## design.v

```verilog
module ProcessingElement(
  input         clock,
  input         reset,
  input  [7:0]  io_price,
  output [10:0] io_agentIdx,
  output        io_rewardIn_ready,
  input         io_rewardIn_valid,
  input  [7:0]  io_rewardIn_bits_reward,
  input  [10:0] io_rewardIn_bits_idx,
  input         io_rewardIn_bits_last,
  input         io_PEResultOut_ready,
  output        io_PEResultOut_valid,
  output [7:0]  io_PEResultOut_bits_benefit,
  output [7:0]  io_PEResultOut_bits_oldPrice,
  output [10:0] io_PEResultOut_bits_id,
  output        io_PEResultOut_bits_last
);
  reg [7:0] s1_last;  
  reg [7:0] s1_reward;  
  reg [7:0] s1_idx;  
  reg  s1_valid;  
  reg [7:0] s2_price;  
  reg [7:0] s2_idx;  
  reg  s2_last;  
  reg  s2_valid;  
  reg [7:0] s2_reward;  
  reg [7:0] s3_benefit;  
  reg [7:0] s3_oldPrice;  
  reg  s3_valid;  
  reg [7:0] s3_last;  
  reg [7:0] s3_idx;  
  wire  stall = ~io_PEResultOut_ready;  
  wire  fire = io_rewardIn_ready & io_rewardIn_valid;  
  wire [10:0] _GEN_2 = fire ? io_rewardIn_bits_idx : {{3'd0}, s1_idx};  
  wire [8:0] _diff_T = {1'b0,$signed(s2_reward)};  
  wire [8:0] _diff_T_1 = {1'b0,$signed(s2_price)};  
  wire [8:0] diff = $signed(_diff_T) - $signed(_diff_T_1);  
  wire [10:0] _GEN_9 = ~stall ? _GEN_2 : {{3'd0}, s1_idx};  
  wire [7:0] _GEN_14 = ~stall ? s1_last : {{7'd0}, s2_last};  
  assign io_agentIdx = stall ? {3'd0, s1_idx} : io_rewardIn_bits_idx;
  assign io_rewardIn_ready = ~stall;  
  assign io_PEResultOut_valid = s3_valid;  
  assign io_PEResultOut_bits_benefit = s3_benefit;  
  assign io_PEResultOut_bits_oldPrice = s3_oldPrice;  
  assign io_PEResultOut_bits_id = {{3'd0}, s3_idx};  
  assign io_PEResultOut_bits_last = s3_last[0];  
  always @(posedge clock) begin
    if (reset) begin  
      s1_last <= 8'h0;  
    end else if (~stall) begin  
      if (fire) begin  
        s1_last <= {{7'd0}, io_rewardIn_bits_last};  
      end
    end
    if (reset) begin  
      s1_reward <= 8'h0;  
    end else if (~stall) begin  
      if (fire) begin  
        s1_reward <= io_rewardIn_bits_reward;  
      end
    end
    if (reset) begin  
      s1_idx <= 8'h0;  
    end else begin
      s1_idx <= _GEN_9[7:0];
    end
    if (reset) begin  
      s1_valid <= 1'h0;  
    end else if (~stall) begin  
      s1_valid <= fire;  
    end
    if (reset) begin  
      s2_price <= 8'h0;  
    end else if (~stall) begin  
      s2_price <= io_price;  
    end
    if (reset) begin  
      s2_idx <= 8'h0;  
    end else if (~stall) begin  
      s2_idx <= s1_idx;  
    end
    if (reset) begin  
      s2_last <= 1'h0;  
    end else begin
      s2_last <= _GEN_14[0];
    end
    if (reset) begin  
      s2_valid <= 1'h0;  
    end else if (~stall) begin  
      s2_valid <= s1_valid;  
    end
    if (reset) begin  
      s2_reward <= 8'h0;  
    end else if (~stall) begin  
      s2_reward <= s1_reward;  
    end
    if (reset) begin  
      s3_benefit <= 8'h0;  
    end else if (~stall) begin  
      if (diff[8]) begin  
        s3_benefit <= 8'h0;
      end else begin
        s3_benefit <= diff[7:0];
      end
    end
    if (reset) begin  
      s3_oldPrice <= 8'h0;  
    end else if (~stall) begin  
      s3_oldPrice <= s2_price;  
    end
    if (reset) begin  
      s3_valid <= 1'h0;  
    end else if (~stall) begin  
      s3_valid <= s2_valid;  
    end
    if (reset) begin  
      s3_last <= 8'h0;  
    end else if (~stall) begin  
      s3_last <= {{7'd0}, s2_last};  
    end
    if (reset) begin  
      s3_idx <= 8'h0;  
    end else if (~stall) begin  
      s3_idx <= s2_idx;  
    end
  end
endmodule
module SearchTask(
  input         clock,
  input         reset,
  output        io_benefitIn_0_ready,
  input         io_benefitIn_0_valid,
  input  [7:0]  io_benefitIn_0_bits_benefit,
  input  [7:0]  io_benefitIn_0_bits_oldPrice,
  input  [10:0] io_benefitIn_0_bits_id,
  input         io_benefitIn_0_bits_last,
  output        io_benefitIn_1_ready,
  input         io_benefitIn_1_valid,
  input  [7:0]  io_benefitIn_1_bits_benefit,
  input  [7:0]  io_benefitIn_1_bits_oldPrice,
  input  [10:0] io_benefitIn_1_bits_id,
  output        io_benefitIn_2_ready,
  input         io_benefitIn_2_valid,
  input  [7:0]  io_benefitIn_2_bits_benefit,
  input  [7:0]  io_benefitIn_2_bits_oldPrice,
  input  [10:0] io_benefitIn_2_bits_id,
  output        io_benefitIn_3_ready,
  input         io_benefitIn_3_valid,
  input  [7:0]  io_benefitIn_3_bits_benefit,
  input  [7:0]  io_benefitIn_3_bits_oldPrice,
  input  [10:0] io_benefitIn_3_bits_id,
  output        io_benefitIn_4_ready,
  input         io_benefitIn_4_valid,
  input  [7:0]  io_benefitIn_4_bits_benefit,
  input  [7:0]  io_benefitIn_4_bits_oldPrice,
  input  [10:0] io_benefitIn_4_bits_id,
  output        io_benefitIn_5_ready,
  input         io_benefitIn_5_valid,
  input  [7:0]  io_benefitIn_5_bits_benefit,
  input  [7:0]  io_benefitIn_5_bits_oldPrice,
  input  [10:0] io_benefitIn_5_bits_id,
  output        io_benefitIn_6_ready,
  input         io_benefitIn_6_valid,
  input  [7:0]  io_benefitIn_6_bits_benefit,
  input  [7:0]  io_benefitIn_6_bits_oldPrice,
  input  [10:0] io_benefitIn_6_bits_id,
  output        io_benefitIn_7_ready,
  input         io_benefitIn_7_valid,
  input  [7:0]  io_benefitIn_7_bits_benefit,
  input  [7:0]  io_benefitIn_7_bits_oldPrice,
  input  [10:0] io_benefitIn_7_bits_id,
  input         io_resultOut_ready,
  output        io_resultOut_valid,
  output [10:0] io_resultOut_bits_winner,
  output [7:0]  io_resultOut_bits_bid
);
  reg  s_valid_0;  
  reg  s_valid_1;  
  reg  s_valid_2;  
  reg  s_valid_3;  
  reg  s_last_0;  
  reg  s_last_1;  
  reg  s_last_2;  
  reg  s_last_3;  
  reg [7:0] compRegs_0_0_benefit;  
  reg [10:0] compRegs_0_0_id;  
  reg [7:0] compRegs_0_0_runningBid;  
  reg [7:0] compRegs_0_0_oldPrice;  
  reg [7:0] compRegs_0_1_benefit;  
  reg [10:0] compRegs_0_1_id;  
  reg [7:0] compRegs_0_1_runningBid;  
  reg [7:0] compRegs_0_1_oldPrice;  
  reg [7:0] compRegs_0_2_benefit;  
  reg [10:0] compRegs_0_2_id;  
  reg [7:0] compRegs_0_2_runningBid;  
  reg [7:0] compRegs_0_2_oldPrice;  
  reg [7:0] compRegs_0_3_benefit;  
  reg [10:0] compRegs_0_3_id;  
  reg [7:0] compRegs_0_3_runningBid;  
  reg [7:0] compRegs_0_3_oldPrice;  
  reg [7:0] compRegs_0_4_benefit;  
  reg [10:0] compRegs_0_4_id;  
  reg [7:0] compRegs_0_4_runningBid;  
  reg [7:0] compRegs_0_4_oldPrice;  
  reg [7:0] compRegs_0_5_benefit;  
  reg [10:0] compRegs_0_5_id;  
  reg [7:0] compRegs_0_5_runningBid;  
  reg [7:0] compRegs_0_5_oldPrice;  
  reg [7:0] compRegs_0_6_benefit;  
  reg [10:0] compRegs_0_6_id;  
  reg [7:0] compRegs_0_6_runningBid;  
  reg [7:0] compRegs_0_6_oldPrice;  
  reg [7:0] compRegs_0_7_benefit;  
  reg [10:0] compRegs_0_7_id;  
  reg [7:0] compRegs_0_7_runningBid;  
  reg [7:0] compRegs_0_7_oldPrice;  
  reg [7:0] compRegs_1_0_benefit;  
  reg [10:0] compRegs_1_0_id;  
  reg [7:0] compRegs_1_0_runningBid;  
  reg [7:0] compRegs_1_0_oldPrice;  
  reg [7:0] compRegs_1_1_benefit;  
  reg [10:0] compRegs_1_1_id;  
  reg [7:0] compRegs_1_1_runningBid;  
  reg [7:0] compRegs_1_1_oldPrice;  
  reg [7:0] compRegs_1_2_benefit;  
  reg [10:0] compRegs_1_2_id;  
  reg [7:0] compRegs_1_2_runningBid;  
  reg [7:0] compRegs_1_2_oldPrice;  
  reg [7:0] compRegs_1_3_benefit;  
  reg [10:0] compRegs_1_3_id;  
  reg [7:0] compRegs_1_3_runningBid;  
  reg [7:0] compRegs_1_3_oldPrice;  
  reg [7:0] compRegs_2_0_benefit;  
  reg [10:0] compRegs_2_0_id;  
  reg [7:0] compRegs_2_0_runningBid;  
  reg [7:0] compRegs_2_0_oldPrice;  
  reg [7:0] compRegs_2_1_benefit;  
  reg [10:0] compRegs_2_1_id;  
  reg [7:0] compRegs_2_1_runningBid;  
  reg [7:0] compRegs_2_1_oldPrice;  
  reg [7:0] compRegs_3_0_benefit;  
  reg [10:0] compRegs_3_0_id;  
  reg [7:0] compRegs_3_0_runningBid;  
  reg [7:0] compRegs_3_0_oldPrice;  
  reg [7:0] slast_runningWinner_benefit;  
  reg [10:0] slast_runningWinner_id;  
  reg [7:0] slast_runningWinner_runningBid;  
  reg [7:0] slast_runningWinner_oldPrice;  
  reg  slast_valid;  
  reg  slast_last;  
  wire  stall = ~io_resultOut_ready & slast_valid;  
  wire  _fire_T = io_benefitIn_0_ready & io_benefitIn_0_valid;  
  wire  _fire_T_1 = io_benefitIn_1_ready & io_benefitIn_1_valid;  
  wire  _fire_T_2 = io_benefitIn_2_ready & io_benefitIn_2_valid;  
  wire  _fire_T_3 = io_benefitIn_3_ready & io_benefitIn_3_valid;  
  wire  _fire_T_4 = io_benefitIn_4_ready & io_benefitIn_4_valid;  
  wire  _fire_T_5 = io_benefitIn_5_ready & io_benefitIn_5_valid;  
  wire  _fire_T_6 = io_benefitIn_6_ready & io_benefitIn_6_valid;  
  wire  _fire_T_7 = io_benefitIn_7_ready & io_benefitIn_7_valid;  
  wire  fire = _fire_T | _fire_T_1 | _fire_T_2 | _fire_T_3 | _fire_T_4 | _fire_T_5 | _fire_T_6 | _fire_T_7;  
  wire [7:0] hypoBid = compRegs_0_0_benefit - compRegs_0_1_benefit;  
  wire [7:0] hypoBid_1 = compRegs_0_1_benefit - compRegs_0_0_benefit;  
  wire [7:0] hypoBid_2 = compRegs_0_2_benefit - compRegs_0_3_benefit;  
  wire [7:0] hypoBid_3 = compRegs_0_3_benefit - compRegs_0_2_benefit;  
  wire [7:0] hypoBid_4 = compRegs_0_4_benefit - compRegs_0_5_benefit;  
  wire [7:0] hypoBid_5 = compRegs_0_5_benefit - compRegs_0_4_benefit;  
  wire [7:0] hypoBid_6 = compRegs_0_6_benefit - compRegs_0_7_benefit;  
  wire [7:0] hypoBid_7 = compRegs_0_7_benefit - compRegs_0_6_benefit;  
  wire [7:0] hypoBid_8 = compRegs_1_0_benefit - compRegs_1_1_benefit;  
  wire [7:0] hypoBid_9 = compRegs_1_1_benefit - compRegs_1_0_benefit;  
  wire [7:0] hypoBid_10 = compRegs_1_2_benefit - compRegs_1_3_benefit;  
  wire [7:0] hypoBid_11 = compRegs_1_3_benefit - compRegs_1_2_benefit;  
  wire [7:0] hypoBid_12 = compRegs_2_0_benefit - compRegs_2_1_benefit;  
  wire [7:0] hypoBid_13 = compRegs_2_1_benefit - compRegs_2_0_benefit;  
  wire [7:0] hypoBid_14 = compRegs_3_0_benefit - slast_runningWinner_benefit;  
  wire [7:0] _slast_runningWinner_runningBid_T_1 = hypoBid_14 < compRegs_3_0_runningBid ? hypoBid_14 :
    compRegs_3_0_runningBid;  
  wire [7:0] hypoBid_15 = slast_runningWinner_benefit - compRegs_3_0_benefit;  
  wire [7:0] _slast_runningWinner_runningBid_T_3 = hypoBid_15 < slast_runningWinner_runningBid ? hypoBid_15 :
    slast_runningWinner_runningBid;  
  wire [7:0] _io_resultOut_bits_bid_T_1 = slast_runningWinner_oldPrice + 8'h1;  
  wire [7:0] _io_resultOut_bits_bid_T_3 = slast_runningWinner_runningBid + slast_runningWinner_oldPrice;  
  wire [7:0] _GEN_152 = slast_runningWinner_benefit == 8'h0 ? 8'h0 : _io_resultOut_bits_bid_T_3;  
  assign io_benefitIn_0_ready = ~stall;  
  assign io_benefitIn_1_ready = ~stall;  
  assign io_benefitIn_2_ready = ~stall;  
  assign io_benefitIn_3_ready = ~stall;  
  assign io_benefitIn_4_ready = ~stall;  
  assign io_benefitIn_5_ready = ~stall;  
  assign io_benefitIn_6_ready = ~stall;  
  assign io_benefitIn_7_ready = ~stall;  
  assign io_resultOut_valid = slast_valid & slast_last;  
  assign io_resultOut_bits_winner = slast_runningWinner_id;  
  assign io_resultOut_bits_bid = slast_runningWinner_runningBid == 8'h0 & slast_runningWinner_benefit > 8'h0 ?
    _io_resultOut_bits_bid_T_1 : _GEN_152;  
  always @(posedge clock) begin
    if (reset) begin  
      s_valid_0 <= 1'h0;  
    end else if (~stall) begin  
      s_valid_0 <= fire;  
    end
    if (reset) begin  
      s_valid_1 <= 1'h0;  
    end else if (~stall) begin  
      s_valid_1 <= s_valid_0;  
    end
    if (reset) begin  
      s_valid_2 <= 1'h0;  
    end else if (~stall) begin  
      s_valid_2 <= s_valid_1;  
    end
    if (reset) begin  
      s_valid_3 <= 1'h0;  
    end else if (~stall) begin  
      s_valid_3 <= s_valid_2;  
    end
    if (reset) begin  
      s_last_0 <= 1'h0;  
    end else if (~stall) begin  
      if (fire) begin  
        s_last_0 <= io_benefitIn_0_bits_last;  
      end
    end
    if (reset) begin  
      s_last_1 <= 1'h0;  
    end else if (~stall) begin  
      s_last_1 <= s_last_0;  
    end
    if (reset) begin  
      s_last_2 <= 1'h0;  
    end else if (~stall) begin  
      s_last_2 <= s_last_1;  
    end
    if (reset) begin  
      s_last_3 <= 1'h0;  
    end else if (~stall) begin  
      s_last_3 <= s_last_2;  
    end
    if (reset) begin  
      compRegs_0_0_benefit <= 8'h0;  
    end else if (~stall) begin  
      if (fire) begin  
        if (_fire_T) begin  
          compRegs_0_0_benefit <= io_benefitIn_0_bits_benefit;  
        end else begin
          compRegs_0_0_benefit <= 8'h0;  
        end
      end
    end
    if (reset) begin  
      compRegs_0_0_id <= 11'h0;  
    end else if (~stall) begin  
      if (fire) begin  
        compRegs_0_0_id <= io_benefitIn_0_bits_id;  
      end
    end
    if (reset) begin  
      compRegs_0_0_runningBid <= 8'h0;  
    end else if (~stall) begin  
      if (fire) begin  
        compRegs_0_0_runningBid <= 8'hff;  
      end
    end
    if (reset) begin  
      compRegs_0_0_oldPrice <= 8'h0;  
    end else if (~stall) begin  
      if (fire) begin  
        compRegs_0_0_oldPrice <= io_benefitIn_0_bits_oldPrice;  
      end
    end
    if (reset) begin  
      compRegs_0_1_benefit <= 8'h0;  
    end else if (~stall) begin  
      if (fire) begin  
        if (_fire_T_1) begin  
          compRegs_0_1_benefit <= io_benefitIn_1_bits_benefit;  
        end else begin
          compRegs_0_1_benefit <= 8'h0;  
        end
      end
    end
    if (reset) begin  
      compRegs_0_1_id <= 11'h0;  
    end else if (~stall) begin  
      if (fire) begin  
        compRegs_0_1_id <= io_benefitIn_1_bits_id;  
      end
    end
    if (reset) begin  
      compRegs_0_1_runningBid <= 8'h0;  
    end else if (~stall) begin  
      if (fire) begin  
        compRegs_0_1_runningBid <= 8'hff;  
      end
    end
    if (reset) begin  
      compRegs_0_1_oldPrice <= 8'h0;  
    end else if (~stall) begin  
      if (fire) begin  
        compRegs_0_1_oldPrice <= io_benefitIn_1_bits_oldPrice;  
      end
    end
    if (reset) begin  
      compRegs_0_2_benefit <= 8'h0;  
    end else if (~stall) begin  
      if (fire) begin  
        if (_fire_T_2) begin  
          compRegs_0_2_benefit <= io_benefitIn_2_bits_benefit;  
        end else begin
          compRegs_0_2_benefit <= 8'h0;  
        end
      end
    end
    if (reset) begin  
      compRegs_0_2_id <= 11'h0;  
    end else if (~stall) begin  
      if (fire) begin  
        compRegs_0_2_id <= io_benefitIn_2_bits_id;  
      end
    end
    if (reset) begin  
      compRegs_0_2_runningBid <= 8'h0;  
    end else if (~stall) begin  
      if (fire) begin  
        compRegs_0_2_runningBid <= 8'hff;  
      end
    end
    if (reset) begin  
      compRegs_0_2_oldPrice <= 8'h0;  
    end else if (~stall) begin  
      if (fire) begin  
        compRegs_0_2_oldPrice <= io_benefitIn_2_bits_oldPrice;  
      end
    end
    if (reset) begin  
      compRegs_0_3_benefit <= 8'h0;  
    end else if (~stall) begin  
      if (fire) begin  
        if (_fire_T_3) begin  
          compRegs_0_3_benefit <= io_benefitIn_3_bits_benefit;  
        end else begin
          compRegs_0_3_benefit <= 8'h0;  
        end
      end
    end
    if (reset) begin  
      compRegs_0_3_id <= 11'h0;  
    end else if (~stall) begin  
      if (fire) begin  
        compRegs_0_3_id <= io_benefitIn_3_bits_id;  
      end
    end
    if (reset) begin  
      compRegs_0_3_runningBid <= 8'h0;  
    end else if (~stall) begin  
      if (fire) begin  
        compRegs_0_3_runningBid <= 8'hff;  
      end
    end
    if (reset) begin  
      compRegs_0_3_oldPrice <= 8'h0;  
    end else if (~stall) begin  
      if (fire) begin  
        compRegs_0_3_oldPrice <= io_benefitIn_3_bits_oldPrice;  
      end
    end
    if (reset) begin  
      compRegs_0_4_benefit <= 8'h0;  
    end else if (~stall) begin  
      if (fire) begin  
        if (_fire_T_4) begin  
          compRegs_0_4_benefit <= io_benefitIn_4_bits_benefit;  
        end else begin
          compRegs_0_4_benefit <= 8'h0;  
        end
      end
    end
    if (reset) begin  
      compRegs_0_4_id <= 11'h0;  
    end else if (~stall) begin  
      if (fire) begin  
        compRegs_0_4_id <= io_benefitIn_4_bits_id;  
      end
    end
    if (reset) begin  
      compRegs_0_4_runningBid <= 8'h0;  
    end else if (~stall) begin  
      if (fire) begin  
        compRegs_0_4_runningBid <= 8'hff;  
      end
    end
    if (reset) begin  
      compRegs_0_4_oldPrice <= 8'h0;  
    end else if (~stall) begin  
      if (fire) begin  
        compRegs_0_4_oldPrice <= io_benefitIn_4_bits_oldPrice;  
      end
    end
    if (reset) begin  
      compRegs_0_5_benefit <= 8'h0;  
    end else if (~stall) begin  
      if (fire) begin  
        if (_fire_T_5) begin  
          compRegs_0_5_benefit <= io_benefitIn_5_bits_benefit;  
        end else begin
          compRegs_0_5_benefit <= 8'h0;  
        end
      end
    end
    if (reset) begin  
      compRegs_0_5_id <= 11'h0;  
    end else if (~stall) begin  
      if (fire) begin  
        compRegs_0_5_id <= io_benefitIn_5_bits_id;  
      end
    end
    if (reset) begin  
      compRegs_0_5_runningBid <= 8'h0;  
    end else if (~stall) begin  
      if (fire) begin  
        compRegs_0_5_runningBid <= 8'hff;  
      end
    end
    if (reset) begin  
      compRegs_0_5_oldPrice <= 8'h0;  
    end else if (~stall) begin  
      if (fire) begin  
        compRegs_0_5_oldPrice <= io_benefitIn_5_bits_oldPrice;  
      end
    end
    if (reset) begin  
      compRegs_0_6_benefit <= 8'h0;  
    end else if (~stall) begin  
      if (fire) begin  
        if (_fire_T_6) begin  
          compRegs_0_6_benefit <= io_benefitIn_6_bits_benefit;  
        end else begin
          compRegs_0_6_benefit <= 8'h0;  
        end
      end
    end
    if (reset) begin  
      compRegs_0_6_id <= 11'h0;  
    end else if (~stall) begin  
      if (fire) begin  
        compRegs_0_6_id <= io_benefitIn_6_bits_id;  
      end
    end
    if (reset) begin  
      compRegs_0_6_runningBid <= 8'h0;  
    end else if (~stall) begin  
      if (fire) begin  
        compRegs_0_6_runningBid <= 8'hff;  
      end
    end
    if (reset) begin  
      compRegs_0_6_oldPrice <= 8'h0;  
    end else if (~stall) begin  
      if (fire) begin  
        compRegs_0_6_oldPrice <= io_benefitIn_6_bits_oldPrice;  
      end
    end
    if (reset) begin  
      compRegs_0_7_benefit <= 8'h0;  
    end else if (~stall) begin  
      if (fire) begin  
        if (_fire_T_7) begin  
          compRegs_0_7_benefit <= io_benefitIn_7_bits_benefit;  
        end else begin
          compRegs_0_7_benefit <= 8'h0;  
        end
      end
    end
    if (reset) begin  
      compRegs_0_7_id <= 11'h0;  
    end else if (~stall) begin  
      if (fire) begin  
        compRegs_0_7_id <= io_benefitIn_7_bits_id;  
      end
    end
    if (reset) begin  
      compRegs_0_7_runningBid <= 8'h0;  
    end else if (~stall) begin  
      if (fire) begin  
        compRegs_0_7_runningBid <= 8'hff;  
      end
    end
    if (reset) begin  
      compRegs_0_7_oldPrice <= 8'h0;  
    end else if (~stall) begin  
      if (fire) begin  
        compRegs_0_7_oldPrice <= io_benefitIn_7_bits_oldPrice;  
      end
    end
    if (reset) begin  
      compRegs_1_0_benefit <= 8'h0;  
    end else if (~stall) begin  
      if (compRegs_0_0_benefit >= compRegs_0_1_benefit) begin  
        compRegs_1_0_benefit <= compRegs_0_0_benefit;  
      end else begin
        compRegs_1_0_benefit <= compRegs_0_1_benefit;  
      end
    end
    if (reset) begin  
      compRegs_1_0_id <= 11'h0;  
    end else if (~stall) begin  
      if (compRegs_0_0_benefit >= compRegs_0_1_benefit) begin  
        compRegs_1_0_id <= compRegs_0_0_id;  
      end else begin
        compRegs_1_0_id <= compRegs_0_1_id;  
      end
    end
    if (reset) begin  
      compRegs_1_0_runningBid <= 8'h0;  
    end else if (~stall) begin  
      if (compRegs_0_0_benefit >= compRegs_0_1_benefit) begin  
        if (hypoBid < compRegs_0_0_runningBid) begin  
          compRegs_1_0_runningBid <= hypoBid;
        end else begin
          compRegs_1_0_runningBid <= compRegs_0_0_runningBid;
        end
      end else if (hypoBid_1 < compRegs_0_1_runningBid) begin  
        compRegs_1_0_runningBid <= hypoBid_1;
      end else begin
        compRegs_1_0_runningBid <= compRegs_0_1_runningBid;
      end
    end
    if (reset) begin  
      compRegs_1_0_oldPrice <= 8'h0;  
    end else if (~stall) begin  
      if (compRegs_0_0_benefit >= compRegs_0_1_benefit) begin  
        compRegs_1_0_oldPrice <= compRegs_0_0_oldPrice;  
      end else begin
        compRegs_1_0_oldPrice <= compRegs_0_1_oldPrice;  
      end
    end
    if (reset) begin  
      compRegs_1_1_benefit <= 8'h0;  
    end else if (~stall) begin  
      if (compRegs_0_2_benefit >= compRegs_0_3_benefit) begin  
        compRegs_1_1_benefit <= compRegs_0_2_benefit;  
      end else begin
        compRegs_1_1_benefit <= compRegs_0_3_benefit;  
      end
    end
    if (reset) begin  
      compRegs_1_1_id <= 11'h0;  
    end else if (~stall) begin  
      if (compRegs_0_2_benefit >= compRegs_0_3_benefit) begin  
        compRegs_1_1_id <= compRegs_0_2_id;  
      end else begin
        compRegs_1_1_id <= compRegs_0_3_id;  
      end
    end
    if (reset) begin  
      compRegs_1_1_runningBid <= 8'h0;  
    end else if (~stall) begin  
      if (compRegs_0_2_benefit >= compRegs_0_3_benefit) begin  
        if (hypoBid_2 < compRegs_0_2_runningBid) begin  
          compRegs_1_1_runningBid <= hypoBid_2;
        end else begin
          compRegs_1_1_runningBid <= compRegs_0_2_runningBid;
        end
      end else if (hypoBid_3 < compRegs_0_3_runningBid) begin  
        compRegs_1_1_runningBid <= hypoBid_3;
      end else begin
        compRegs_1_1_runningBid <= compRegs_0_3_runningBid;
      end
    end
    if (reset) begin  
      compRegs_1_1_oldPrice <= 8'h0;  
    end else if (~stall) begin  
      if (compRegs_0_2_benefit >= compRegs_0_3_benefit) begin  
        compRegs_1_1_oldPrice <= compRegs_0_2_oldPrice;  
      end else begin
        compRegs_1_1_oldPrice <= compRegs_0_3_oldPrice;  
      end
    end
    if (reset) begin  
      compRegs_1_2_benefit <= 8'h0;  
    end else if (~stall) begin  
      if (compRegs_0_4_benefit >= compRegs_0_5_benefit) begin  
        compRegs_1_2_benefit <= compRegs_0_4_benefit;  
      end else begin
        compRegs_1_2_benefit <= compRegs_0_5_benefit;  
      end
    end
    if (reset) begin  
      compRegs_1_2_id <= 11'h0;  
    end else if (~stall) begin  
      if (compRegs_0_4_benefit >= compRegs_0_5_benefit) begin  
        compRegs_1_2_id <= compRegs_0_4_id;  
      end else begin
        compRegs_1_2_id <= compRegs_0_5_id;  
      end
    end
    if (reset) begin  
      compRegs_1_2_runningBid <= 8'h0;  
    end else if (~stall) begin  
      if (compRegs_0_4_benefit >= compRegs_0_5_benefit) begin  
        if (hypoBid_4 < compRegs_0_4_runningBid) begin  
          compRegs_1_2_runningBid <= hypoBid_4;
        end else begin
          compRegs_1_2_runningBid <= compRegs_0_4_runningBid;
        end
      end else if (hypoBid_5 < compRegs_0_5_runningBid) begin  
        compRegs_1_2_runningBid <= hypoBid_5;
      end else begin
        compRegs_1_2_runningBid <= compRegs_0_5_runningBid;
      end
    end
    if (reset) begin  
      compRegs_1_2_oldPrice <= 8'h0;  
    end else if (~stall) begin  
      if (compRegs_0_4_benefit >= compRegs_0_5_benefit) begin  
        compRegs_1_2_oldPrice <= compRegs_0_4_oldPrice;  
      end else begin
        compRegs_1_2_oldPrice <= compRegs_0_5_oldPrice;  
      end
    end
    if (reset) begin  
      compRegs_1_3_benefit <= 8'h0;  
    end else if (~stall) begin  
      if (compRegs_0_6_benefit >= compRegs_0_7_benefit) begin  
        compRegs_1_3_benefit <= compRegs_0_6_benefit;  
      end else begin
        compRegs_1_3_benefit <= compRegs_0_7_benefit;  
      end
    end
    if (reset) begin  
      compRegs_1_3_id <= 11'h0;  
    end else if (~stall) begin  
      if (compRegs_0_6_benefit >= compRegs_0_7_benefit) begin  
        compRegs_1_3_id <= compRegs_0_6_id;  
      end else begin
        compRegs_1_3_id <= compRegs_0_7_id;  
      end
    end
    if (reset) begin  
      compRegs_1_3_runningBid <= 8'h0;  
    end else if (~stall) begin  
      if (compRegs_0_6_benefit >= compRegs_0_7_benefit) begin  
        if (hypoBid_6 < compRegs_0_6_runningBid) begin  
          compRegs_1_3_runningBid <= hypoBid_6;
        end else begin
          compRegs_1_3_runningBid <= compRegs_0_6_runningBid;
        end
      end else if (hypoBid_7 < compRegs_0_7_runningBid) begin  
        compRegs_1_3_runningBid <= hypoBid_7;
      end else begin
        compRegs_1_3_runningBid <= compRegs_0_7_runningBid;
      end
    end
    if (reset) begin  
      compRegs_1_3_oldPrice <= 8'h0;  
    end else if (~stall) begin  
      if (compRegs_0_6_benefit >= compRegs_0_7_benefit) begin  
        compRegs_1_3_oldPrice <= compRegs_0_6_oldPrice;  
      end else begin
        compRegs_1_3_oldPrice <= compRegs_0_7_oldPrice;  
      end
    end
    if (reset) begin  
      compRegs_2_0_benefit <= 8'h0;  
    end else if (~stall) begin  
      if (compRegs_1_0_benefit >= compRegs_1_1_benefit) begin  
        compRegs_2_0_benefit <= compRegs_1_0_benefit;  
      end else begin
        compRegs_2_0_benefit <= compRegs_1_1_benefit;  
      end
    end
    if (reset) begin  
      compRegs_2_0_id <= 11'h0;  
    end else if (~stall) begin  
      if (compRegs_1_0_benefit >= compRegs_1_1_benefit) begin  
        compRegs_2_0_id <= compRegs_1_0_id;  
      end else begin
        compRegs_2_0_id <= compRegs_1_1_id;  
      end
    end
    if (reset) begin  
      compRegs_2_0_runningBid <= 8'h0;  
    end else if (~stall) begin  
      if (compRegs_1_0_benefit >= compRegs_1_1_benefit) begin  
        if (hypoBid_8 < compRegs_1_0_runningBid) begin  
          compRegs_2_0_runningBid <= hypoBid_8;
        end else begin
          compRegs_2_0_runningBid <= compRegs_1_0_runningBid;
        end
      end else if (hypoBid_9 < compRegs_1_1_runningBid) begin  
        compRegs_2_0_runningBid <= hypoBid_9;
      end else begin
        compRegs_2_0_runningBid <= compRegs_1_1_runningBid;
      end
    end
    if (reset) begin  
      compRegs_2_0_oldPrice <= 8'h0;  
    end else if (~stall) begin  
      if (compRegs_1_0_benefit >= compRegs_1_1_benefit) begin  
        compRegs_2_0_oldPrice <= compRegs_1_0_oldPrice;  
      end else begin
        compRegs_2_0_oldPrice <= compRegs_1_1_oldPrice;  
      end
    end
    if (reset) begin  
      compRegs_2_1_benefit <= 8'h0;  
    end else if (~stall) begin  
      if (compRegs_1_2_benefit >= compRegs_1_3_benefit) begin  
        compRegs_2_1_benefit <= compRegs_1_2_benefit;  
      end else begin
        compRegs_2_1_benefit <= compRegs_1_3_benefit;  
      end
    end
    if (reset) begin  
      compRegs_2_1_id <= 11'h0;  
    end else if (~stall) begin  
      if (compRegs_1_2_benefit >= compRegs_1_3_benefit) begin  
        compRegs_2_1_id <= compRegs_1_2_id;  
      end else begin
        compRegs_2_1_id <= compRegs_1_3_id;  
      end
    end
    if (reset) begin  
      compRegs_2_1_runningBid <= 8'h0;  
    end else if (~stall) begin  
      if (compRegs_1_2_benefit >= compRegs_1_3_benefit) begin  
        if (hypoBid_10 < compRegs_1_2_runningBid) begin  
          compRegs_2_1_runningBid <= hypoBid_10;
        end else begin
          compRegs_2_1_runningBid <= compRegs_1_2_runningBid;
        end
      end else if (hypoBid_11 < compRegs_1_3_runningBid) begin  
        compRegs_2_1_runningBid <= hypoBid_11;
      end else begin
        compRegs_2_1_runningBid <= compRegs_1_3_runningBid;
      end
    end
    if (reset) begin  
      compRegs_2_1_oldPrice <= 8'h0;  
    end else if (~stall) begin  
      if (compRegs_1_2_benefit >= compRegs_1_3_benefit) begin  
        compRegs_2_1_oldPrice <= compRegs_1_2_oldPrice;  
      end else begin
        compRegs_2_1_oldPrice <= compRegs_1_3_oldPrice;  
      end
    end
    if (reset) begin  
      compRegs_3_0_benefit <= 8'h0;  
    end else if (~stall) begin  
      if (compRegs_2_0_benefit >= compRegs_2_1_benefit) begin  
        compRegs_3_0_benefit <= compRegs_2_0_benefit;  
      end else begin
        compRegs_3_0_benefit <= compRegs_2_1_benefit;  
      end
    end
    if (reset) begin  
      compRegs_3_0_id <= 11'h0;  
    end else if (~stall) begin  
      if (compRegs_2_0_benefit >= compRegs_2_1_benefit) begin  
        compRegs_3_0_id <= compRegs_2_0_id;  
      end else begin
        compRegs_3_0_id <= compRegs_2_1_id;  
      end
    end
    if (reset) begin  
      compRegs_3_0_runningBid <= 8'h0;  
    end else if (~stall) begin  
      if (compRegs_2_0_benefit >= compRegs_2_1_benefit) begin  
        if (hypoBid_12 < compRegs_2_0_runningBid) begin  
          compRegs_3_0_runningBid <= hypoBid_12;
        end else begin
          compRegs_3_0_runningBid <= compRegs_2_0_runningBid;
        end
      end else if (hypoBid_13 < compRegs_2_1_runningBid) begin  
        compRegs_3_0_runningBid <= hypoBid_13;
      end else begin
        compRegs_3_0_runningBid <= compRegs_2_1_runningBid;
      end
    end
    if (reset) begin  
      compRegs_3_0_oldPrice <= 8'h0;  
    end else if (~stall) begin  
      if (compRegs_2_0_benefit >= compRegs_2_1_benefit) begin  
        compRegs_3_0_oldPrice <= compRegs_2_0_oldPrice;  
      end else begin
        compRegs_3_0_oldPrice <= compRegs_2_1_oldPrice;  
      end
    end
    if (reset) begin  
      slast_runningWinner_benefit <= 8'h0;  
    end else if (~stall) begin  
      if (slast_last | ~slast_valid) begin  
        slast_runningWinner_benefit <= compRegs_3_0_benefit;  
      end else if (compRegs_3_0_benefit > slast_runningWinner_benefit) begin  
        slast_runningWinner_benefit <= compRegs_3_0_benefit;  
      end
    end
    if (reset) begin  
      slast_runningWinner_id <= 11'h0;  
    end else if (~stall) begin  
      if (slast_last | ~slast_valid) begin  
        slast_runningWinner_id <= compRegs_3_0_id;  
      end else if (compRegs_3_0_benefit > slast_runningWinner_benefit) begin  
        slast_runningWinner_id <= compRegs_3_0_id;  
      end
    end
    if (reset) begin  
      slast_runningWinner_runningBid <= 8'h0;  
    end else if (~stall) begin  
      if (slast_last | ~slast_valid) begin  
        slast_runningWinner_runningBid <= compRegs_3_0_runningBid;  
      end else if (compRegs_3_0_benefit > slast_runningWinner_benefit) begin  
        slast_runningWinner_runningBid <= _slast_runningWinner_runningBid_T_1;  
      end else begin
        slast_runningWinner_runningBid <= _slast_runningWinner_runningBid_T_3;  
      end
    end
    if (reset) begin  
      slast_runningWinner_oldPrice <= 8'h0;  
    end else if (~stall) begin  
      if (slast_last | ~slast_valid) begin  
        slast_runningWinner_oldPrice <= compRegs_3_0_oldPrice;  
      end else if (compRegs_3_0_benefit > slast_runningWinner_benefit) begin  
        slast_runningWinner_oldPrice <= compRegs_3_0_oldPrice;  
      end
    end
    if (reset) begin  
      slast_valid <= 1'h0;  
    end else if (~stall) begin  
      slast_valid <= s_valid_3;  
    end
    if (reset) begin  
      slast_last <= 1'h0;  
    end else if (~stall) begin  
      slast_last <= s_last_3;  
    end
  end
endmodule
module AuctionSearch(
  input         clock,
  input         reset,
  output        io_rewardIn_0_ready,
  input         io_rewardIn_0_valid,
  input  [7:0]  io_rewardIn_0_reward,
  input  [10:0] io_rewardIn_0_idx,
  input         io_rewardIn_0_last,
  output [10:0] io_agentIdx_0,
  input  [7:0]  io_price_0,
  output        io_rewardIn_1_ready,
  input         io_rewardIn_1_valid,
  input  [7:0]  io_rewardIn_1_reward,
  input  [10:0] io_rewardIn_1_idx,
  output [10:0] io_agentIdx_1,
  input  [7:0]  io_price_1,
  output        io_rewardIn_2_ready,
  input         io_rewardIn_2_valid,
  input  [7:0]  io_rewardIn_2_reward,
  input  [10:0] io_rewardIn_2_idx,
  output [10:0] io_agentIdx_2,
  input  [7:0]  io_price_2,
  output        io_rewardIn_3_ready,
  input         io_rewardIn_3_valid,
  input  [7:0]  io_rewardIn_3_reward,
  input  [10:0] io_rewardIn_3_idx,
  output [10:0] io_agentIdx_3,
  input  [7:0]  io_price_3,
  output        io_rewardIn_4_ready,
  input         io_rewardIn_4_valid,
  input  [7:0]  io_rewardIn_4_reward,
  input  [10:0] io_rewardIn_4_idx,
  output [10:0] io_agentIdx_4,
  input  [7:0]  io_price_4,
  output        io_rewardIn_5_ready,
  input         io_rewardIn_5_valid,
  input  [7:0]  io_rewardIn_5_reward,
  input  [10:0] io_rewardIn_5_idx,
  output [10:0] io_agentIdx_5,
  input  [7:0]  io_price_5,
  output        io_rewardIn_6_ready,
  input         io_rewardIn_6_valid,
  input  [7:0]  io_rewardIn_6_reward,
  input  [10:0] io_rewardIn_6_idx,
  output [10:0] io_agentIdx_6,
  input  [7:0]  io_price_6,
  output        io_rewardIn_7_ready,
  input         io_rewardIn_7_valid,
  input  [7:0]  io_rewardIn_7_reward,
  input  [10:0] io_rewardIn_7_idx,
  output [10:0] io_agentIdx_7,
  input  [7:0]  io_price_7,
  input         io_resultOut_ready,
  output        io_resultOut_valid,
  output [10:0] io_resultOut_winner,
  output [7:0]  io_resultOut_bid
);
  wire        pe0_valid;
  wire [7:0]  pe0_benefit;
  wire [7:0]  pe0_oldPrice;
  wire [10:0] pe0_id;
  wire        pe0_last;
  wire        pe0_ready;
  wire        pe1_valid;
  wire [7:0]  pe1_benefit;
  wire [7:0]  pe1_oldPrice;
  wire [10:0] pe1_id;
  wire        pe1_last;
  wire        pe1_ready;
  wire        pe2_valid;
  wire [7:0]  pe2_benefit;
  wire [7:0]  pe2_oldPrice;
  wire [10:0] pe2_id;
  wire        pe2_last;
  wire        pe2_ready;
  wire        pe3_valid;
  wire [7:0]  pe3_benefit;
  wire [7:0]  pe3_oldPrice;
  wire [10:0] pe3_id;
  wire        pe3_last;
  wire        pe3_ready;
  wire        pe4_valid;
  wire [7:0]  pe4_benefit;
  wire [7:0]  pe4_oldPrice;
  wire [10:0] pe4_id;
  wire        pe4_last;
  wire        pe4_ready;
  wire        pe5_valid;
  wire [7:0]  pe5_benefit;
  wire [7:0]  pe5_oldPrice;
  wire [10:0] pe5_id;
  wire        pe5_last;
  wire        pe5_ready;
  wire        pe6_valid;
  wire [7:0]  pe6_benefit;
  wire [7:0]  pe6_oldPrice;
  wire [10:0] pe6_id;
  wire        pe6_last;
  wire        pe6_ready;
  wire        pe7_valid;
  wire [7:0]  pe7_benefit;
  wire [7:0]  pe7_oldPrice;
  wire [10:0] pe7_id;
  wire        pe7_last;
  wire        pe7_ready;
  ProcessingElement pes_0 (
    .clock(clock),
    .reset(reset),
    .io_price(io_price_0),
    .io_agentIdx(io_agentIdx_0),
    .io_rewardIn_ready(io_rewardIn_0_ready),
    .io_rewardIn_valid(io_rewardIn_0_valid),
    .io_rewardIn_bits_reward(io_rewardIn_0_reward),
    .io_rewardIn_bits_idx(io_rewardIn_0_idx),
    .io_rewardIn_bits_last(io_rewardIn_0_last),
    .io_PEResultOut_ready(pe0_ready),
    .io_PEResultOut_valid(pe0_valid),
    .io_PEResultOut_bits_benefit(pe0_benefit),
    .io_PEResultOut_bits_oldPrice(pe0_oldPrice),
    .io_PEResultOut_bits_id(pe0_id),
    .io_PEResultOut_bits_last(pe0_last)
  );
  ProcessingElement pes_1 (
    .clock(clock),
    .reset(reset),
    .io_price(io_price_1),
    .io_agentIdx(io_agentIdx_1),
    .io_rewardIn_ready(io_rewardIn_1_ready),
    .io_rewardIn_valid(io_rewardIn_1_valid),
    .io_rewardIn_bits_reward(io_rewardIn_1_reward),
    .io_rewardIn_bits_idx(io_rewardIn_1_idx),
    .io_rewardIn_bits_last(1'b0),
    .io_PEResultOut_ready(pe1_ready),
    .io_PEResultOut_valid(pe1_valid),
    .io_PEResultOut_bits_benefit(pe1_benefit),
    .io_PEResultOut_bits_oldPrice(pe1_oldPrice),
    .io_PEResultOut_bits_id(pe1_id),
    .io_PEResultOut_bits_last(pe1_last)
  );
  ProcessingElement pes_2 (
    .clock(clock),
    .reset(reset),
    .io_price(io_price_2),
    .io_agentIdx(io_agentIdx_2),
    .io_rewardIn_ready(io_rewardIn_2_ready),
    .io_rewardIn_valid(io_rewardIn_2_valid),
    .io_rewardIn_bits_reward(io_rewardIn_2_reward),
    .io_rewardIn_bits_idx(io_rewardIn_2_idx),
    .io_rewardIn_bits_last(1'b0),
    .io_PEResultOut_ready(pe2_ready),
    .io_PEResultOut_valid(pe2_valid),
    .io_PEResultOut_bits_benefit(pe2_benefit),
    .io_PEResultOut_bits_oldPrice(pe2_oldPrice),
    .io_PEResultOut_bits_id(pe2_id),
    .io_PEResultOut_bits_last(pe2_last)
  );
  ProcessingElement pes_3 (
    .clock(clock),
    .reset(reset),
    .io_price(io_price_3),
    .io_agentIdx(io_agentIdx_3),
    .io_rewardIn_ready(io_rewardIn_3_ready),
    .io_rewardIn_valid(io_rewardIn_3_valid),
    .io_rewardIn_bits_reward(io_rewardIn_3_reward),
    .io_rewardIn_bits_idx(io_rewardIn_3_idx),
    .io_rewardIn_bits_last(1'b0),
    .io_PEResultOut_ready(pe3_ready),
    .io_PEResultOut_valid(pe3_valid),
    .io_PEResultOut_bits_benefit(pe3_benefit),
    .io_PEResultOut_bits_oldPrice(pe3_oldPrice),
    .io_PEResultOut_bits_id(pe3_id),
    .io_PEResultOut_bits_last(pe3_last)
  );
  ProcessingElement pes_4 (
    .clock(clock),
    .reset(reset),
    .io_price(io_price_4),
    .io_agentIdx(io_agentIdx_4),
    .io_rewardIn_ready(io_rewardIn_4_ready),
    .io_rewardIn_valid(io_rewardIn_4_valid),
    .io_rewardIn_bits_reward(io_rewardIn_4_reward),
    .io_rewardIn_bits_idx(io_rewardIn_4_idx),
    .io_rewardIn_bits_last(1'b0),
    .io_PEResultOut_ready(pe4_ready),
    .io_PEResultOut_valid(pe4_valid),
    .io_PEResultOut_bits_benefit(pe4_benefit),
    .io_PEResultOut_bits_oldPrice(pe4_oldPrice),
    .io_PEResultOut_bits_id(pe4_id),
    .io_PEResultOut_bits_last(pe4_last)
  );
  ProcessingElement pes_5 (
    .clock(clock),
    .reset(reset),
    .io_price(io_price_5),
    .io_agentIdx(io_agentIdx_5),
    .io_rewardIn_ready(io_rewardIn_5_ready),
    .io_rewardIn_valid(io_rewardIn_5_valid),
    .io_rewardIn_bits_reward(io_rewardIn_5_reward),
    .io_rewardIn_bits_idx(io_rewardIn_5_idx),
    .io_rewardIn_bits_last(1'b0),
    .io_PEResultOut_ready(pe5_ready),
    .io_PEResultOut_valid(pe5_valid),
    .io_PEResultOut_bits_benefit(pe5_benefit),
    .io_PEResultOut_bits_oldPrice(pe5_oldPrice),
    .io_PEResultOut_bits_id(pe5_id),
    .io_PEResultOut_bits_last(pe5_last)
  );
  ProcessingElement pes_6 (
    .clock(clock),
    .reset(reset),
    .io_price(io_price_6),
    .io_agentIdx(io_agentIdx_6),
    .io_rewardIn_ready(io_rewardIn_6_ready),
    .io_rewardIn_valid(io_rewardIn_6_valid),
    .io_rewardIn_bits_reward(io_rewardIn_6_reward),
    .io_rewardIn_bits_idx(io_rewardIn_6_idx),
    .io_rewardIn_bits_last(1'b0),
    .io_PEResultOut_ready(pe6_ready),
    .io_PEResultOut_valid(pe6_valid),
    .io_PEResultOut_bits_benefit(pe6_benefit),
    .io_PEResultOut_bits_oldPrice(pe6_oldPrice),
    .io_PEResultOut_bits_id(pe6_id),
    .io_PEResultOut_bits_last(pe6_last)
  );
  ProcessingElement pes_7 (
    .clock(clock),
    .reset(reset),
    .io_price(io_price_7),
    .io_agentIdx(io_agentIdx_7),
    .io_rewardIn_ready(io_rewardIn_7_ready),
    .io_rewardIn_valid(io_rewardIn_7_valid),
    .io_rewardIn_bits_reward(io_rewardIn_7_reward),
    .io_rewardIn_bits_idx(io_rewardIn_7_idx),
    .io_rewardIn_bits_last(1'b0),
    .io_PEResultOut_ready(pe7_ready),
    .io_PEResultOut_valid(pe7_valid),
    .io_PEResultOut_bits_benefit(pe7_benefit),
    .io_PEResultOut_bits_oldPrice(pe7_oldPrice),
    .io_PEResultOut_bits_id(pe7_id),
    .io_PEResultOut_bits_last(pe7_last)
  );
  SearchTask search (
    .clock(clock),
    .reset(reset),
    .io_benefitIn_0_ready(pe0_ready),
    .io_benefitIn_0_valid(pe0_valid),
    .io_benefitIn_0_bits_benefit(pe0_benefit),
    .io_benefitIn_0_bits_oldPrice(pe0_oldPrice),
    .io_benefitIn_0_bits_id(pe0_id),
    .io_benefitIn_0_bits_last(pe0_last),
    .io_benefitIn_1_ready(pe1_ready),
    .io_benefitIn_1_valid(pe1_valid),
    .io_benefitIn_1_bits_benefit(pe1_benefit),
    .io_benefitIn_1_bits_oldPrice(pe1_oldPrice),
    .io_benefitIn_1_bits_id(pe1_id),
    .io_benefitIn_2_ready(pe2_ready),
    .io_benefitIn_2_valid(pe2_valid),
    .io_benefitIn_2_bits_benefit(pe2_benefit),
    .io_benefitIn_2_bits_oldPrice(pe2_oldPrice),
    .io_benefitIn_2_bits_id(pe2_id),
    .io_benefitIn_3_ready(pe3_ready),
    .io_benefitIn_3_valid(pe3_valid),
    .io_benefitIn_3_bits_benefit(pe3_benefit),
    .io_benefitIn_3_bits_oldPrice(pe3_oldPrice),
    .io_benefitIn_3_bits_id(pe3_id),
    .io_benefitIn_4_ready(pe4_ready),
    .io_benefitIn_4_valid(pe4_valid),
    .io_benefitIn_4_bits_benefit(pe4_benefit),
    .io_benefitIn_4_bits_oldPrice(pe4_oldPrice),
    .io_benefitIn_4_bits_id(pe4_id),
    .io_benefitIn_5_ready(pe5_ready),
    .io_benefitIn_5_valid(pe5_valid),
    .io_benefitIn_5_bits_benefit(pe5_benefit),
    .io_benefitIn_5_bits_oldPrice(pe5_oldPrice),
    .io_benefitIn_5_bits_id(pe5_id),
    .io_benefitIn_6_ready(pe6_ready),
    .io_benefitIn_6_valid(pe6_valid),
    .io_benefitIn_6_bits_benefit(pe6_benefit),
    .io_benefitIn_6_bits_oldPrice(pe6_oldPrice),
    .io_benefitIn_6_bits_id(pe6_id),
    .io_benefitIn_7_ready(pe7_ready),
    .io_benefitIn_7_valid(pe7_valid),
    .io_benefitIn_7_bits_benefit(pe7_benefit),
    .io_benefitIn_7_bits_oldPrice(pe7_oldPrice),
    .io_benefitIn_7_bits_id(pe7_id),
    .io_resultOut_ready(io_resultOut_ready),
    .io_resultOut_valid(io_resultOut_valid),
    .io_resultOut_bits_winner(io_resultOut_winner),
    .io_resultOut_bits_bid(io_resultOut_bid)
  );
endmodule
```

## run.sh

```bash
#!/bin/bash
# the make line also repeats each setting of config.mk as NAME=value (left out here)
make -C /OpenROAD-flow-scripts/flow DESIGN_CONFIG=/design/flow/config.mk WORK_HOME=/design/flow/orfs CLKGATE_MAP_FILE= finish
```

## config.mk

```make
export PLATFORM = sky130hd
export DESIGN_NAME = AuctionSearch
export DESIGN_NICKNAME = AuctionSearch
export VERILOG_FILES = /design/flow/design.v
export SDC_FILE = /design/flow/constraint.sdc
export NUM_CORES = 4
export LEC_CHECK = 0
export CAP_MARGIN = 25
export CELL_PAD_IN_SITES_DETAIL_PLACEMENT = 1
export CELL_PAD_IN_SITES_GLOBAL_PLACEMENT = 1
export CORE_MARGIN = 2
export CORE_UTILIZATION = 72
export CTS_CLUSTER_SIZE = 88
export HOLD_SLACK_MARGIN = -0.05
export MIN_ROUTING_LAYER = met2
export SETUP_SLACK_MARGIN = 0.84
export SLEW_MARGIN = 35
```

## constraint.sdc

```tcl
create_clock -name core_clock -period 4.0 [get_ports {clock}]
set_input_delay 0.8000 -clock core_clock [delete_from_list [all_inputs] [get_ports {clock}]]
set_output_delay 0.8000 -clock core_clock [all_outputs]
set_load 0.01 [all_outputs]
```

==> results_dict.tcl, run 1 <==
# flow metrics
set metrics [dict create \
    most_common_cell "nand2_1" \
    aoi_share_pct 19.15 \
    ys_sh_xor_pct 2.375 \
    rows 94 \
    logic_family "AND-OR/OR-AND gates" \
    largest_area_cell "dfxtp_1" \
    floorplan.core_util_pct 73.09 \
    avgSynthCellArea_um2 7.887 \
    synth.mux.area_fraction_pct 3.424 \
    coreArea_um2 66100 \
    tool.error "[ERROR GPL-0301] Utilization 111.438 % exceeds 100%." \
    area_leaders "dfxtp_1 (41%), nand2_1 (12%), a21oi_1 (9.0%), ha_1 (7.9%), mux2i_1 (3.4%)" \
    dominantRegCellSynth "dfxtp_1" \
    synth-seq-area-share_pct 41.36 \
    dieWidth_um 263.0 \
    synthSimpleGateAreaFrac_pct 19.08 \
    yosys.area_share.adder_pct 8.910 \
    yosysTopAreaCellShare_pct 41.36 \
    synth_stat.cells 6125 \
    synth-seq-cells 998 \
    chipArea_um2 69180 \
    stop_stage "3_1_place_gp_skip_io" \
    async_flop_share_pct 0 \
    yosysUniqueCellTypes 79 \
    edf_count 0 \
    synth.cell_area_um2 48310 \
    yosysChipArea_um2 48310 \
    die_height_um 263.0 \
    yosysWarningCount 2 \
    synthCells 6125 \
    top_cells_by_count "nand2_1 (1,579), dfxtp_1 (998), a21oi_1 (865)" \
    status "did not finish" \
]
==> run 2, diff against run 1 <==
- CAP_MARGIN: 25 -> 20
- CELL_PAD_IN_SITES_DETAIL_PLACEMENT: 1 -> not set
- CELL_PAD_IN_SITES_GLOBAL_PLACEMENT: 1 -> not set
- CORE_UTILIZATION: 72 -> 63
- CTS_CLUSTER_SIZE: 88 -> 98
- HOLD_SLACK_MARGIN: -0.05 -> not set
- MIN_ROUTING_LAYER: met2 -> not set
- PLACE_DENSITY: not set -> 0.6
- SETUP_SLACK_MARGIN: 0.84 -> not set
- SLEW_MARGIN: 35 -> 20
- clock period: 4.0 -> 4.15 ns (I/O delays scaled with it)
==> run 2 against run 1 <==
The run now finishes clean. Synthesized cell count did not move. Die size rose by 14%. Area after synthesis did not move.
==> results_dict.tcl, run 2 <==
# collected from the flow reports
set metrics [dict create \
    comb_power_share_pct 12.4 \
    path_clk_slew_ns 0.06 \
    route.detailed.drc 0 \
    hold_viol 0 \
    min_from "pes_6.s3_oldPrice[6]" \
    cts_htree_levels 3 \
    hold_path_depth 2 \
    aoi_share_pct 19.15 \
    tritoncts "yes" \
    synth_stat.cells 6125 \
    dominantRegCellSynth "dfxtp_1" \
    floorplan.core_util_pct 63.61 \
    clock_net_power_w 0.00942 \
    crit_end "io_resultOut_bid[7]" \
    arrival_ns 3.10 \
    max_freq_mhz 254.4 \
    warnings 106 \
    cp_common_cell "nor2_1" \
    maxSlewHeadroom_pct 25.79 \
    finalClockPeriodUsage_pct 94.70 \
    rows 101 \
    grt_usage_pct 32.14 \
    synthSimpleGateAreaFrac_pct 19.08 \
    p_total_w 0.02237 \
    p_int_w 0.01661 \
    first_pass_iters 6 \
    yosys.area_share.adder_pct 8.910 \
    synth-seq-area-share_pct 41.36 \
    nets 6798 \
    wl_um 130200 \
    hpwl_um 91570 \
    critPathKind "reg2out" \
    crit_start "search.slast_runningWinner_runningBid[1]" \
    async_flop_share_pct 0 \
    via_count 42210 \
    slew_violations 0 \
    logic_family "AND-OR/OR-AND gates" \
    critical-path-top-delay-family "AND-OR/OR-AND gates" \
    top_cells_by_count "nand2_1 (1,579), dfxtp_1 (998), a21oi_1 (865)" \
    finalWorstSetupSlack_ns 0.2199 \
    slowest_delay_ns 0.54 \
    edf_count 0 \
    largest_area_cell "dfxtp_1" \
    first_global_vias 38710 \
    first_iter_violations 3463 \
    chipArea_um2 78910 \
    cp.depth 9 \
    clockRootBuffer "clkbuf_16" \
    r2r_cells 15 \
    worstReg2RegEnd "search.compRegs_1_3_runningBid[2]" \
    synth.mux.area_fraction_pct 3.424 \
    most_common_cell "nand2_1" \
    r2r-start "search.compRegs_0_7_benefit[0]" \
    area_growth_pct 15.46 \
    diodes 0 \
    start_kind "flop" \
    antenna_found_initial 1 \
    die_height_um 280.9 \
    seqPwrFrac_pct 45.5 \
    hold-path-endpoint "search.compRegs_0_6_oldPrice[6]" \
    synth.cell_area_um2 48310 \
    endpoint_kind "output port" \
    grt_pass1_wl_um 206300 \
    place_congestion 0.9667 \
    final-setup-viol-count 0 \
    dp.cells 7166 \
    area_leaders "dfxtp_1 (41%), nand2_1 (12%), a21oi_1 (9.0%), ha_1 (7.9%), mux2i_1 (3.4%)" \
    postRouteAntennaNets 0 \
    overflow 0 \
    place_ws_ns 0.3172 \
    swShare_pct 25.74 \
    yosysTopAreaCellShare_pct 41.36 \
    powerSeq_w 0.0102 \
    hold_class "reg2reg" \
    coreArea_um2 75950 \
    holdWs_ns 0.4164 \
    worst-r2r-setup-slack_ns 0.32 \
    cp_max_fo 5 \
    rsz0062_at_grt "false" \
    path_cells "ha_1 -> a21o_1 -> a211oi_1 -> nor2_1 -> o41ai_2 -> mux2i_1 -> xnor2_1 -> nor2_1 -> clkdlybuf4s50_1" \
    cap_violations 0 \
    port_buffers 340 \
    instances_no_fill 7352 \
    cpMaxStageDelayCell "clkdlybuf4s50_1" \
    power_density_nw_per_um2 401.1 \
    avgSynthCellArea_um2 7.887 \
    pwr-share-clk_pct 42.1 \
    fin_setup_tns_ns 0 \
    vias_per_cell 5.742 \
    yosysChipArea_um2 48310 \
    synth-seq-cells 998 \
    cts_hold_buf 0 \
    insertion_delay_ns 0.68 \
    status "no timing/DRC/antenna violations" \
    skew_ns 0.04362 \
    clkSinkCount 998 \
    vdd_drop_max_mv 0.3244 \
    tightest_slew_ns 1.113 \
    period_needed_ns 3.930 \
    grt_start_max_net_pins 216 \
    worst_ep_required_time_ns 3.32 \
    clk_path_buf_depth 3 \
    cts_inserted_buffers 100 \
    yosysWarningCount 2 \
    leakagePower_nw 22.15 \
    wl_per_cell_um 17.71 \
    ys_sh_xor_pct 2.375 \
    fillers 6093 \
    yosysUniqueCellTypes 79 \
    critPathBufInv 1 \
    io_pins 344 \
    synthCells 6125 \
    dieWidth_um 280.9 \
    p_switching_w 0.005758 \
    power_top_consumer "sequential cells" \
    comb-power_w 0.00277 \
]
run 2: repair_timing:
item / 4_1_cts / 5_1_grt
setup endpoints to repair: 1 / 9
setup buffers: 0 / 3
gates resized: 2 / 4
pin swaps: 0 / 1
run 2: layer usage:
metal  routed length (µm)  vias to the layer above  global-route usage [%]
li1                     -                    20930                       -
met1                59550                    19850                   45.20
met2                59000                     1218                   51.26
met3                 7558                      212                   3.999
met4                 4047                        2                   10.37
met5                   13                        -                       0
run 2: cell type report:
cell class | count | area, µm² | share of cell area [%]
well taps | 1030 | 1289 | 2.311
clock buffers | 143 | 2895 | 5.191
repair buffers | 419 | 4263 | 7.643
flip-flops and latches | 998 | 19980 | 35.82
multi-input cells | 4426 | 25660 | 46.01
clock inverters | 40 | 565.5 | 1.014
inverters | 296 | 1119 | 2.005
run 2: stage by stage:
stage,util [%],instance area (µm²)
3_3_place_gp,68.82,52270
6_report,73.44,55780
5_1_grt,73.44,55780
3_5_place_dp,68.82,52270
2_1_floorplan,-,48320
4_1_cts,73.38,55730
==> run 3, diff against run 2 <==
- ABC_AREA: not set -> 1
- CAP_MARGIN: 20 -> 25
- CORE_UTILIZATION: 63 -> 68
- CTS_CLUSTER_SIZE: 98 -> not set
- GPL_ROUTABILITY_DRIVEN: not set -> 1
- HOLD_SLACK_MARGIN: not set -> 0.3
- MAX_ROUTING_LAYER: not set -> met4
- MIN_ROUTING_LAYER: not set -> met1
- PLACE_DENSITY: 0.6 -> not set
- SETUP_SLACK_MARGIN: not set -> 0.62
- TNS_END_PERCENT: not set -> 70
- clock period: 4.15 -> 2.11 ns (I/O delays scaled with it)
==> run 3 against run 2 <==
Die size is 1.8% lower. The flow now stops in 5_1_grt. Area after synthesis rose by 5.9%. Synthesized cell count up 19%.
==> results_dict.tcl, run 3 <==
# flow metrics
set metrics [dict create \
    yosysUniqueCellTypes 35 \
    async_flop_share_pct 0 \
    area_leaders "dfxtp_1 (39%), nand2_1 (11%), o21ai_0 (9.2%), ha_1 (7.4%), a21oi_1 (7.3%)" \
    logic_family "simple AND/OR/NAND/NOR gates" \
    clkSinkCount 998 \
    io_pins 344 \
    synth-seq-area-share_pct 39.04 \
    dieWidth_um 278.3 \
    yosys.area_share.adder_pct 8.411 \
    synth-seq-cells 998 \
    status "did not finish" \
    avgSynthCellArea_um2 7.006 \
    cts_htree_levels 3 \
    clk_path_buf_depth 3 \
    synth_stat.cells 7304 \
    coreArea_um2 74450 \
    ys_sh_xor_pct 0.5819 \
    place_ws_ns -0.5835 \
    dp.cells 8770 \
    floorplan.core_util_pct 68.74 \
    top_cells_by_count "nand2_1 (1,497), dfxtp_1 (998), o21ai_0 (944)" \
    place_congestion 0.9557 \
    dpl_cell_area_um2 59260 \
    synthCells 7304 \
    edf_count 0 \
    synth.mux.area_fraction_pct 0 \
    synth.cell_area_um2 51170 \
    yosysChipArea_um2 51170 \
    yosysWarningCount 2 \
    yosysTopAreaCellShare_pct 39.04 \
    port_buffers 340 \
    die_height_um 278.3 \
    most_common_cell "nand2_1" \
    synthSimpleGateAreaFrac_pct 21.12 \
    largest_area_cell "dfxtp_1" \
    stop_stage "5_1_grt" \
    hpwl_um 105900 \
    dominantRegCellSynth "dfxtp_1" \
    cts_inserted_buffers 99 \
    clockRootBuffer "clkbuf_16" \
    chipArea_um2 77460 \
    tool.error "[ERROR DPL-0038] Utilization greater than 100%, impossible to legalize" \
    rows 100 \
    aoi_share_pct 20.47 \
]
==> run 3: what timing repair did <==
item	4_1_cts
gates cloned	31
pin swaps	383
endpoints found under the setup margin	1094
hold endpoints to repair	23
buffers inserted	129
hold buffers	4
gates resized	1521
==> run 3: metrics by stage <==
stage	total power, W	util [%]
4_1_cts	0.05323	91.87
3_5_place_dp	0.03208	79.60
3_3_place_gp	0.03166	79.60
2_1_floorplan	0.02823	-
==> run 4, diff against run 3 <==
- CAP_MARGIN: 25 -> 20
- CORE_UTILIZATION: 68 -> 72
- GPL_ROUTABILITY_DRIVEN: 1 -> not set
- HOLD_SLACK_MARGIN: 0.3 -> not set
- MAX_ROUTING_LAYER: met4 -> not set
- MIN_ROUTING_LAYER: met1 -> not set
- PLACE_DENSITY: not set -> 0.79
- SETUP_SLACK_MARGIN: 0.62 -> 1.0
- TNS_END_PERCENT: 70 -> 5
- clock period: 2.11 -> 3.79 ns (I/O delays scaled with it)
==> run 4 against run 3 <==
Die size down 5.5%. Synthesized cell count unchanged. Area after synthesis unchanged. Now clean on timing, DRC and antenna.
==> results_dict.tcl, run 4 <==
# collected from the flow reports
set metrics [dict create \
    max_freq_mhz 320.4 \
    logic_family "simple AND/OR/NAND/NOR gates" \
    route.detailed.drc 0 \
    insertion_delay_ns 0.68 \
    yosysChipArea_um2 51170 \
    yosysUniqueCellTypes 35 \
    p_int_w 0.01924 \
    overflow 0 \
    grt_pass1_wl_um 236200 \
    pwr-share-clk_pct 37.5 \
    dp.cells 8244 \
    warnings 113 \
    place_congestion 0.9287 \
    clk_path_buf_depth 3 \
    rsz0062_at_grt "true" \
    synth.cell_area_um2 51170 \
    cts_hold_buf 0 \
    first_iter_violations 5803 \
    area_growth_pct 15.38 \
    utilization_pct 84.17 \
    dieWidth_um 270.6 \
    tightest_slew_ns 1.066 \
    path_cells "inv_2 -> or2_4 -> buf_12 -> buf_4 -> buf_16 -> o21ai_1 -> clkdlybuf4s15_2" \
    largest_area_cell "dfxtp_1" \
    nets 7995 \
    finalClockPeriodUsage_pct 82.35 \
    rows 97 \
    cts_htree_levels 3 \
    postRouteAntennaNets 0 \
    clockRootBuffer "clkbuf_16" \
    instances_no_fill 8459 \
    via_count 50240 \
    critPathKind "reg2out" \
    floorplan.core_util_pct 72.95 \
    cp.depth 7 \
    cpMaxStageDelayCell "dfxtp_2" \
    clkSinkCount 998 \
    yosysWarningCount 2 \
    avgSynthCellArea_um2 7.006 \
    arrival_ns 2.36 \
    synthSimpleGateAreaFrac_pct 21.12 \
    worstReg2RegEnd "search.compRegs_3_0_id[2]" \
    power_top_consumer "sequential cells" \
    skew_ns 0.04597 \
    r2r_cells 15 \
    crit_start "search.slast_valid" \
    vias_per_cell 5.939 \
    synth-seq-area-share_pct 39.04 \
    hold_viol 0 \
    clock_net_power_w 0.0104 \
    synth.mux.area_fraction_pct 0 \
    coreArea_um2 70150 \
    status "no timing/DRC/antenna violations" \
    grt_usage_pct 38.74 \
    edf_count 0 \
    critical-path-top-delay-family "buffers and inverters" \
    first_global_vias 46900 \
    grt_start_max_net_pins 190 \
    ys_sh_xor_pct 0.5819 \
    worst-r2r-setup-slack_ns 0.86 \
    leakagePower_nw 27.57 \
    chipArea_um2 73220 \
    async_flop_share_pct 0 \
    comb_power_share_pct 20.6 \
    area_leaders "dfxtp_1 (39%), nand2_1 (11%), o21ai_0 (9.2%), ha_1 (7.4%), a21oi_1 (7.3%)" \
    antenna_found_initial 0 \
    first_pass_iters 9 \
    path_clk_slew_ns 0.06 \
    p_switching_w 0.008468 \
    synth_stat.cells 7304 \
    maxSlewHeadroom_pct 28.92 \
    yosys.area_share.adder_pct 8.411 \
    most_common_cell "nand2_1" \
    comb-power_w 0.00571 \
    aoi_share_pct 20.47 \
    endpoint_kind "output port" \
    powerSeq_w 0.0116 \
    dominantRegCellSynth "dfxtp_1" \
    swShare_pct 30.57 \
    cp_max_fo 46 \
    cap_violations 0 \
    hold-path-endpoint "search.compRegs_0_1_oldPrice[2]" \
    port_buffers 340 \
    critPathBufInv 5 \
    yosysTopAreaCellShare_pct 39.04 \
    cts_inserted_buffers 98 \
    slew_violations 0 \
    vdd_drop_max_mv 0.5235 \
    r2r-start "search.compRegs_2_0_benefit[0]" \
    hold_class "reg2reg" \
    die_height_um 270.6 \
    synth-seq-cells 998 \
    hold_path_depth 2 \
    period_needed_ns 3.121 \
    io_pins 344 \
    top_cells_by_count "nand2_1 (1,497), dfxtp_1 (998), o21ai_0 (944)" \
    wl_um 147600 \
    crit_end "io_agentIdx_3[1]" \
    power_density_nw_per_um2 469.2 \
    seqPwrFrac_pct 41.9 \
    wl_per_cell_um 17.45 \
    fin_setup_tns_ns 0 \
    worst_ep_required_time_ns 3.03 \
    diodes 0 \
    min_from "search.compRegs_0_1_oldPrice[2]" \
    final-setup-viol-count 0 \
    synthCells 7304 \
    tritoncts "yes" \
    start_kind "flop" \
    slowest_delay_ns 0.34 \
    hpwl_um 95760 \
]
-- run 4: area by class of cell --
type,count,area (µm²)
clock buffers,133,2815
clock inverters,48,681.9
fillers,4503,11110
inverters,923,3485
multi-input cells,4990,26440
flip-flops and latches,998,20020
well taps,940,1176
repair buffers,426,4413
repair inverters,1,11.26
-- run 4: what timing repair did --
action,in CTS,in global routing
cloned,6,1
pin swaps,15,18
buffers inserted,17,10
endpoints found under the setup margin,200,290
resized,257,127
-- run 4: metrics by stage --
stage / hold slack, ns / total power (W) / area (µm²) / setup slack, ns
after floorplan: 0.4245 / 0.01548 / 51180 / 1.018
after global placement: 0.4320 / 0.01684 / 54620 / 0.4012
after detailed placement: 0.4382 / 0.01704 / 54620 / 0.3641
after CTS: 0.4464 / 0.02737 / 58540 / 0.6706
after global routing: 0.4681 / 0.02892 / 59040 / 0.6184
final: 0.4496 / 0.02771 / 59040 / 0.6690
-- run 4: routing by layer --
layer / vias to the layer above / wire [µm] / track usage [%]
met5: - / 0 / 0
met3: 428 / 11920 / 5.787
met1: 23390 / 59730 / 50.07
met2: 2357 / 69800 / 64.82
met4: 0 / 6146 / 16.07
li1: 24070 / - / -
No activity file was given, so power comes from the tool's default toggle rates.
